==> wip/amber: inputs <==
Design axis_matmul2x2, start of the top module:
module axis_matmul2x2(
    input                       clk             ,
    input                       rst             ,
    input                       s_axis_tvalid   ,
    input     [31 : 0]          s_axis_tdata    ,
    input                       s_axis_tlast    ,
    output                      s_axis_tready   ,
    output                      m_axis_tvalid   ,
    output    [31 : 0]          m_axis_tdata    ,
    output                      m_axis_tlast    ,
    input                       m_axis_tready   
);
clock: 4.77 ns
lec_check: 0
abc_area: 1
cap_margin: 20
core_margin: 2
core_utilization: 72
cts_cluster_diameter: 99
place_density: 0.37
setup_slack_margin: -0.34
slew_margin: 20
run.sh (not shown) runs the stock make flow with config.mk's settings and CLKGATE_MAP_FILE=.
==> inputs of wip/quartz, as changes to wip/amber <==
--- a/flow/config.mk
+++ b/flow/config.mk
@@ -9,7 +9,7 @@
 export CAP_MARGIN = 20
 export CORE_MARGIN = 2
 export CORE_UTILIZATION = 72
-export CTS_CLUSTER_DIAMETER = 99
-export PLACE_DENSITY = 0.37
-export SETUP_SLACK_MARGIN = -0.34
+export CTS_CLUSTER_DIAMETER = 209
+export PLACE_DENSITY_LB_ADDON = 0.08
+export SETUP_SLACK_MARGIN = 1.5
 export SLEW_MARGIN = 20
==> flow/constraint.sdc (replaced) <==
create_clock -name core_clock -period 5.55 [get_ports {clk}]
set_input_delay 1.1100 -clock core_clock [delete_from_list [all_inputs] [get_ports {clk}]]
set_output_delay 1.1100 -clock core_clock [all_outputs]
set_load 0.01 [all_outputs]
==> inputs of wip/maple, as changes to wip/amber <==
==> flow/config.mk (replaced) <==
export PLATFORM = sky130hd
export DESIGN_NAME = axis_matmul2x2
export DESIGN_NICKNAME = axis_matmul2x2
export VERILOG_FILES = /design/flow/design.v
export SDC_FILE = /design/flow/constraint.sdc
export NUM_CORES = 4
export LEC_CHECK = 0
export CAP_MARGIN = 20
export CORE_MARGIN = 2
export CORE_UTILIZATION = 72
export SLEW_MARGIN = 20
==> flow/constraint.sdc (replaced) <==
create_clock -name core_clock -period 9.59 [get_ports {clk}]
set_input_delay 1.9180 -clock core_clock [delete_from_list [all_inputs] [get_ports {clk}]]
set_output_delay 1.9180 -clock core_clock [all_outputs]
set_load 0.01 [all_outputs]
==> notes <==
wip/quartz completed, yet does not pass: setup timing. wip/amber finished but failed the layout checks on setup timing. wip/maple completed with no timing, DRC or antenna violations.
The highest global-route usage belongs to wip/quartz, the lowest to wip/maple.
The highest non-clock buffer count belongs to wip/amber, the lowest to wip/maple.
Between wip/quartz and wip/amber, the lower power is in wip/quartz (gap about 13%, measured against wip/amber).
Cell count: wip/quartz is smaller than wip/amber (0.56%).
The highest clock power belongs to wip/amber, the lowest to wip/maple.
Routed wire length, highest first: wip/quartz, wip/amber, wip/maple.
Hold slack is about the same in wip/amber and wip/quartz.
==> figures <==
|  | wip/amber | wip/maple | wip/quartz |
|---|---|---|---|
| Relative slew margins | 0.2278 | 0.2520 | 0.2541 |
| XOR/XNOR Fraction of Synth Area | 0.02294 | 0.04463 | 0.02294 |
| Pin count of the biggest net entering global routing | 87 | 102 | 91 |
| Run status | finished with violations | no timing/DRC/antenna violations | finished with violations |
| Violated checks | setup timing | - | setup timing |
| Fin worst setup slack | -1687 ps | 2298 ps | -1027 ps |
| Launch point of the worst hold path | u_top.outBuffer.data_queue_1.mem_0[6] | u_top.inBuffer_h.delay_count_1 | u_top.inBuffer_h.delay_count_1 |
| Worst Reg2Reg Path Length in Cells | 20 | 21 | 20 |
| Signed area change from the synthesized netlist to the final layout | 15.81% | 12.64% | 15.35% |
| Yosys synthesis chip area | 13630 µm² | 13960 µm² | 13630 µm² |
| Filler Cells Inserted | 1132 | 1114 | 1067 |
| Core Box Area | 18640 µm² | 18890 µm² | 18640 µm² |
| Worst-margin pin slew | 1156 ps | 1117 ps | 1116 ps |
| Origin of the worst setup path | u_top.sa.sa_1_1.mac.mul.pp_generator.pp_0[2] | u_top.sa.sa_1_0.mac.mul.pp_generator.pp_0[0] | u_top.sa.sa_1_0.mac.mul.pp_generator.pp_0[2] |
| Non-filler instance count after layout | 1964 | 1760 | 1953 |
| Clock Buffer Count | 41 | 36 | 44 |
| Area taken by flip-flops and latches | 5778 µm² | 5767 µm² | 5782 µm² |

==> 02-21: inputs <==
Starting RTL as in the previous note.
// axis_matmul2x2
module axis_matmul2x2(
    input                       clk             ,
    input                       rst             ,
    input                       s_axis_tvalid   ,
    input     [31 : 0]          s_axis_tdata    ,
    input                       s_axis_tlast    ,
    output                      s_axis_tready   ,
    output                      m_axis_tvalid   ,
    output    [31 : 0]          m_axis_tdata    ,
    output                      m_axis_tlast    ,
    input                       m_axis_tready   
);
export LEC_CHECK = 0
export ABC_AREA = 1
export CAP_MARGIN = 20
export CORE_MARGIN = 2
export CORE_UTILIZATION = 72
export CTS_CLUSTER_DIAMETER = 209
export PLACE_DENSITY_LB_ADDON = 0.08
export SETUP_SLACK_MARGIN = 1.34
export SLEW_MARGIN = 20
create_clock -name core_clock -period 4.53 [get_ports {clk}]
==> 03-28: changes against 02-21 <==
==> flow/config.mk (replaced) <==
export PLATFORM = sky130hd
export DESIGN_NAME = axis_matmul2x2
export DESIGN_NICKNAME = axis_matmul2x2
export VERILOG_FILES = /design/flow/design.v
export SDC_FILE = /design/flow/constraint.sdc
export NUM_CORES = 4
export LEC_CHECK = 0
export CAP_MARGIN = 20
export CORE_MARGIN = 2
export CORE_UTILIZATION = 47
export SLEW_MARGIN = 20
export TNS_END_PERCENT = 85
==> flow/constraint.sdc (replaced) <==
create_clock -name core_clock -period 7.5 [get_ports {clk}]
set_input_delay 1.5000 -clock core_clock [delete_from_list [all_inputs] [get_ports {clk}]]
set_output_delay 1.5000 -clock core_clock [all_outputs]
set_load 0.01 [all_outputs]
==> 05-01: changes against 02-21 <==
--- a/flow/config.mk
+++ b/flow/config.mk
@@ -9,7 +9,7 @@
 export CAP_MARGIN = 20
 export CORE_MARGIN = 2
 export CORE_UTILIZATION = 72
-export CTS_CLUSTER_DIAMETER = 209
-export PLACE_DENSITY_LB_ADDON = 0.08
-export SETUP_SLACK_MARGIN = 1.34
+export CTS_CLUSTER_SIZE = 92
+export HOLD_SLACK_MARGIN = 0.29
+export PLACE_DENSITY_LB_ADDON = 0.19
 export SLEW_MARGIN = 20
==> flow/constraint.sdc (replaced) <==
create_clock -name core_clock -period 4.47 [get_ports {clk}]
set_input_delay 0.8940 -clock core_clock [delete_from_list [all_inputs] [get_ports {clk}]]
set_output_delay 0.8940 -clock core_clock [all_outputs]
set_load 0.01 [all_outputs]
==> 12-25: changes against 02-21 <==
--- a/flow/config.mk
+++ b/flow/config.mk
@@ -10,6 +10,6 @@
 export CORE_MARGIN = 2
 export CORE_UTILIZATION = 72
 export CTS_CLUSTER_DIAMETER = 209
-export PLACE_DENSITY_LB_ADDON = 0.08
-export SETUP_SLACK_MARGIN = 1.34
+export PLACE_DENSITY = 0.37
+export SETUP_SLACK_MARGIN = 1.2
 export SLEW_MARGIN = 20
==> flow/constraint.sdc (replaced) <==
create_clock -name core_clock -period 4.59 [get_ports {clk}]
set_input_delay 0.9180 -clock core_clock [delete_from_list [all_inputs] [get_ports {clk}]]
set_output_delay 0.9180 -clock core_clock [all_outputs]
set_load 0.01 [all_outputs]
==> results <==
Final layout net count: 02-21 1873; 12-25 1873; 03-28 1644; 05-01 1875
Global Route met1 Usage: 02-21 40.1%; 12-25 38.6%; 03-28 24.2%; 05-01 42.5%
Outcome: 02-21 failed layout checks; 12-25 failed layout checks; 03-28 no timing/DRC/antenna violations; 05-01 failed layout checks
Layout check failures: 02-21 setup timing; 12-25 setup timing; 03-28 -; 05-01 setup timing
Number of warnings the tools reported: 02-21 53; 12-25 53; 03-28 50; 05-01 51
Floorplan-stage core utilization: 02-21 73.1%; 12-25 73.1%; 03-28 47.4%; 05-01 73.1%
DR iter-0 viols: 02-21 776; 12-25 687; 03-28 373; 05-01 1237
MUX area fraction: 02-21 0.0734%; 12-25 0.0734%; 03-28 12.2%; 05-01 0.0734%
Clock-cell share of area: 02-21 6.16%; 12-25 5.76%; 03-28 6.73%; 05-01 5.93%
Worst Path Buf+Inv: 02-21 1; 12-25 1; 03-28 1; 05-01 3
Routed via count divided by cell count: 02-21 5.71; 12-25 5.56; 03-28 4.87; 05-01 5.82
Area share of xor/xnor cells in the synthesized design: 02-21 2.29%; 12-25 2.29%; 03-28 4.46%; 05-01 2.29%
WL final: 02-21 33800 um; 12-25 31300 um; 03-28 25000 um; 05-01 34800 um
Register fraction of the total cell area: 02-21 35.9%; 12-25 36.3%; 03-28 36.2%; 05-01 36.3%
Clock Power: 02-21 2.46 mW; 12-25 2.29 mW; 03-28 1.56 mW; 05-01 2.43 mW
Non-clock inverter count in the final layout: 02-21 268; 12-25 268; 03-28 122; 05-01 268
Combinational-cell power consumption: 02-21 1.26 mW; 12-25 1.20 mW; 03-28 0.831 mW; 05-01 1.30 mW
Syn-to-layout area delta: 02-21 18.1%; 12-25 16.8%; 03-28 13.9%; 05-01 16.7%

==> v19: inputs <==
axis_matmul2x2 again, from the RTL that the note above started with.
clock: 4.82 ns
lec_check: 0
abc_area: 1
cap_margin: 20
core_margin: 2
core_utilization: 72
cts_cluster_size: 49
hold_slack_margin: -0.1
place_density: 0.79
setup_slack_margin: 0.39
slew_margin: 20
==> inputs of v24, as changes to v19 <==
==> flow/config.mk (replaced) <==
export PLATFORM = sky130hd
export DESIGN_NAME = axis_matmul2x2
export DESIGN_NICKNAME = axis_matmul2x2
export VERILOG_FILES = /design/flow/design.v
export SDC_FILE = /design/flow/constraint.sdc
export NUM_CORES = 4
export LEC_CHECK = 0
export CAP_MARGIN = 20
export CORE_MARGIN = 2
export CORE_UTILIZATION = 40
export SLEW_MARGIN = 20
==> flow/constraint.sdc (replaced) <==
create_clock -name core_clock -period 7.5 [get_ports {clk}]
set_input_delay 1.5000 -clock core_clock [delete_from_list [all_inputs] [get_ports {clk}]]
set_output_delay 1.5000 -clock core_clock [all_outputs]
set_load 0.01 [all_outputs]
==> deck_impl_summary.md <==
Flow Results at a Glance

Finish
  • Layout area overhead: 16.7%
  • Cell area after layout: between 0.015 and 0.02 mm²

Status
  • Violated Checks: negative setup slack
  • Status: complete, but fails checks

Final timing
  • Crit path setup slack, layout: -1680 ps
  • # setup viols final: 22

Pwr
  • Sw Ratio: 27.3%
-- figures above: v19

==> deck_impl_summary.md <==
Flow Results at a Glance

Status
  • Status: finished clean

Final timing
  • Crit path setup slack, layout: 388 ps
  • # setup viols final: 0

Finish
  • Layout area overhead: 14.9%

Clock tree
  • Clock-pin transition on the worst setup and hold timing paths: 60 ps

Pwr
  • Sw Ratio: 28.4%

Place
  • Placed instance count: about 1900
-- figures above: v24


==> fjord: inputs <==
axis_matmul2x2 again, from the RTL that the note above started with.
export LEC_CHECK = 0
export ABC_AREA = 1
export CAP_MARGIN = 20
export CELL_PAD_IN_SITES_DETAIL_PLACEMENT = 0
export CELL_PAD_IN_SITES_GLOBAL_PLACEMENT = 3
export CORE_MARGIN = 10
export CORE_UTILIZATION = 57
export GPL_ROUTABILITY_DRIVEN = 0
export GPL_TIMING_DRIVEN = 0
export MIN_ROUTING_LAYER = met2
export SLEW_MARGIN = 40
export TNS_END_PERCENT = 85
create_clock -name core_clock -period 11.8 [get_ports {clk}]
==> inputs of ember, as changes to fjord <==
Settings changed: ABC_AREA 1 to unset, CELL_PAD_IN_SITES_DETAIL_PLACEMENT 0 to unset, CELL_PAD_IN_SITES_GLOBAL_PLACEMENT 3 to unset, CORE_MARGIN 10 to 2, CORE_UTILIZATION 57 to 61, CTS_CLUSTER_SIZE set to 40, GPL_ROUTABILITY_DRIVEN 0 to unset, GPL_TIMING_DRIVEN 0 to unset, MIN_ROUTING_LAYER met2 to unset, SETUP_SLACK_MARGIN set to 0.48, SLEW_MARGIN 40 to 20, TNS_END_PERCENT 85 to unset.
==> flow/constraint.sdc (replaced) <==
create_clock -name core_clock -period 4.11 [get_ports {clk}]
set_input_delay 0.8220 -clock core_clock [delete_from_list [all_inputs] [get_ports {clk}]]
set_output_delay 0.8220 -clock core_clock [all_outputs]
set_load 0.01 [all_outputs]
==> inputs of indigo, as changes to fjord <==
Settings changed: ABC_AREA 1 to unset, CELL_PAD_IN_SITES_DETAIL_PLACEMENT 0 to unset, CELL_PAD_IN_SITES_GLOBAL_PLACEMENT 3 to unset, CORE_MARGIN 10 to 2, CORE_UTILIZATION 57 to 41, GPL_ROUTABILITY_DRIVEN 0 to unset, GPL_TIMING_DRIVEN 0 to unset, MIN_ROUTING_LAYER met2 to unset, SLEW_MARGIN 40 to 20, TNS_END_PERCENT 85 to unset.
==> flow/constraint.sdc (replaced) <==
create_clock -name core_clock -period 7.16 [get_ports {clk}]
set_input_delay 1.4320 -clock core_clock [delete_from_list [all_inputs] [get_ports {clk}]]
set_output_delay 1.4320 -clock core_clock [all_outputs]
set_load 0.01 [all_outputs]
==> results <==
indigo finished with timing, DRC and antenna clean. fjord died in global placement without I/O with GPL-0301. ember finished but fails on setup timing. Between indigo and ember, the lower design area is in indigo (gap 2.1%, measured against ember). Between ember and indigo, the lower clock-buffer cell count is in ember (gap 4). Of ember and indigo, ember has the higher maximum frequency (gap 8.7%, measured against indigo). Against indigo, the sequential share of layout area of ember is lower by 0.69 points.

==> run E: inputs <==
axis_matmul2x2 again, from the RTL that the note above started with.
Settings: LEC_CHECK=0, ABC_AREA=1, CAP_MARGIN=20, CORE_MARGIN=2, CORE_UTILIZATION=68, CTS_CLUSTER_SIZE=17, SLEW_MARGIN=20; clock period 4.8 ns.
==> run M: changes against run E <==
ABC_AREA = unset   (was 1)
CORE_UTILIZATION = 72   (was 68)
CTS_CLUSTER_SIZE = unset   (was 17)
PLACE_DENSITY = 0.73   (was unset)
SETUP_SLACK_MARGIN = -0.33   (was unset)
==> flow/constraint.sdc (replaced) <==
create_clock -name core_clock -period 5.51 [get_ports {clk}]
set_input_delay 1.1020 -clock core_clock [delete_from_list [all_inputs] [get_ports {clk}]]
set_output_delay 1.1020 -clock core_clock [all_outputs]
set_load 0.01 [all_outputs]
==> notes <==
Run E finished but failed the layout checks on setup timing. Run M finished but fails on setup timing.
In critical path depth, run M and run E do not differ.
Final cell count: run E is larger than run M (about 13%).
In run M the non-clock buffer count is lower than in run E, by 19.
Against run M, the worst hold slack of run E is worse by 0.010 ns.
Of run M and run E, run M has the higher core utilization (gap 4.5 points).

==> job 3055 <==
Starting RTL as in the previous note.
clock: 10.7 ns
lec_check: 0
cap_margin: 30
cell_pad_in_sites_detail_placement: 2
cell_pad_in_sites_global_placement: 1
core_margin: 2
core_utilization: 27
cts_cluster_diameter: 307
gpl_routability_driven: 1
max_routing_layer: met4
min_routing_layer: met2
place_density_lb_addon: 0.24
setup_slack_margin: 2.55
slew_margin: 0
tns_end_percent: 95
==> job 9059 (differences from job 3055) <==
==> flow/config.mk (replaced) <==
export PLATFORM = sky130hd
export DESIGN_NAME = axis_matmul2x2
export DESIGN_NICKNAME = axis_matmul2x2
export VERILOG_FILES = /design/flow/design.v
export SDC_FILE = /design/flow/constraint.sdc
export NUM_CORES = 4
export LEC_CHECK = 0
export CAP_MARGIN = 20
export CORE_MARGIN = 2
export CORE_UTILIZATION = 72
export PLACE_DENSITY_LB_ADDON = 0.0
export SLEW_MARGIN = 20
==> flow/constraint.sdc (replaced) <==
create_clock -name core_clock -period 5.76 [get_ports {clk}]
set_input_delay 1.1520 -clock core_clock [delete_from_list [all_inputs] [get_ports {clk}]]
set_output_delay 1.1520 -clock core_clock [all_outputs]
set_load 0.01 [all_outputs]
==> job 9540 (differences from job 3055) <==
==> flow/config.mk (replaced) <==
export PLATFORM = sky130hd
export DESIGN_NAME = axis_matmul2x2
export DESIGN_NICKNAME = axis_matmul2x2
export VERILOG_FILES = /design/flow/design.v
export SDC_FILE = /design/flow/constraint.sdc
export NUM_CORES = 4
export LEC_CHECK = 0
export CAP_MARGIN = 30
export CELL_PAD_IN_SITES_GLOBAL_PLACEMENT = 0
export CORE_MARGIN = 2
export CORE_UTILIZATION = 27
export CTS_CLUSTER_DIAMETER = 340
export GPL_ROUTABILITY_DRIVEN = 1
export MAX_ROUTING_LAYER = met4
export MIN_ROUTING_LAYER = met2
export PLACE_DENSITY = 0.64
export SLEW_MARGIN = 30
export TNS_END_PERCENT = 90
==> flow/constraint.sdc (replaced) <==
create_clock -name core_clock -period 5.07 [get_ports {clk}]
set_input_delay 1.0140 -clock core_clock [delete_from_list [all_inputs] [get_ports {clk}]]
set_output_delay 1.0140 -clock core_clock [all_outputs]
set_load 0.01 [all_outputs]
==> qor.tcl <==
set qor(post_cts_resize_count) 0
set qor(timing.critical_path.from) {u_top.sa.sa_1_0.mac.mul.pp_generator.pp_0[0]}
set qor(worst_clock_skew_ns) 0.0222
set qor(sequential_share_of_cell_area) 0.351
set qor(via_count) 13200
set qor(tap_cells) 680
set qor(proportion_of_power_drawn_by_combinational_gates) 0.199
set qor(status) {no timing/DRC/antenna violations}
set qor(setup_viol_count_final) 0
set qor(layout.non_clock_buffers) 71
set qor(critPathMaxStageDelay_ns) 0.44
Source of the figures above: job 3055

==> qor.tcl <==
set qor(status) {failed layout checks}
set qor(finalWorstSetupSlack_ns) -1.39
set qor(critPathMaxStageDelay_ns) 0.60
set qor(so.violations) {negative setup slack}
set qor(timing.critical_path.from) {u_top.sa.sa_1_0.mac.mul.pp_generator.sign_com[2]}
set qor(setup_viol_count_final) 19
Source of the figures above: job 9540

==> qor.tcl <==
set qor(setup_viol_count_final) 12
set qor(status) {failed layout checks}
set qor(via_count) 9637
set qor(finalWorstSetupSlack_ns) -0.724
set qor(so.violations) {negative setup slack}
Source of the figures above: job 9059

No activity file was given, so power comes from the tool's default toggle rates.
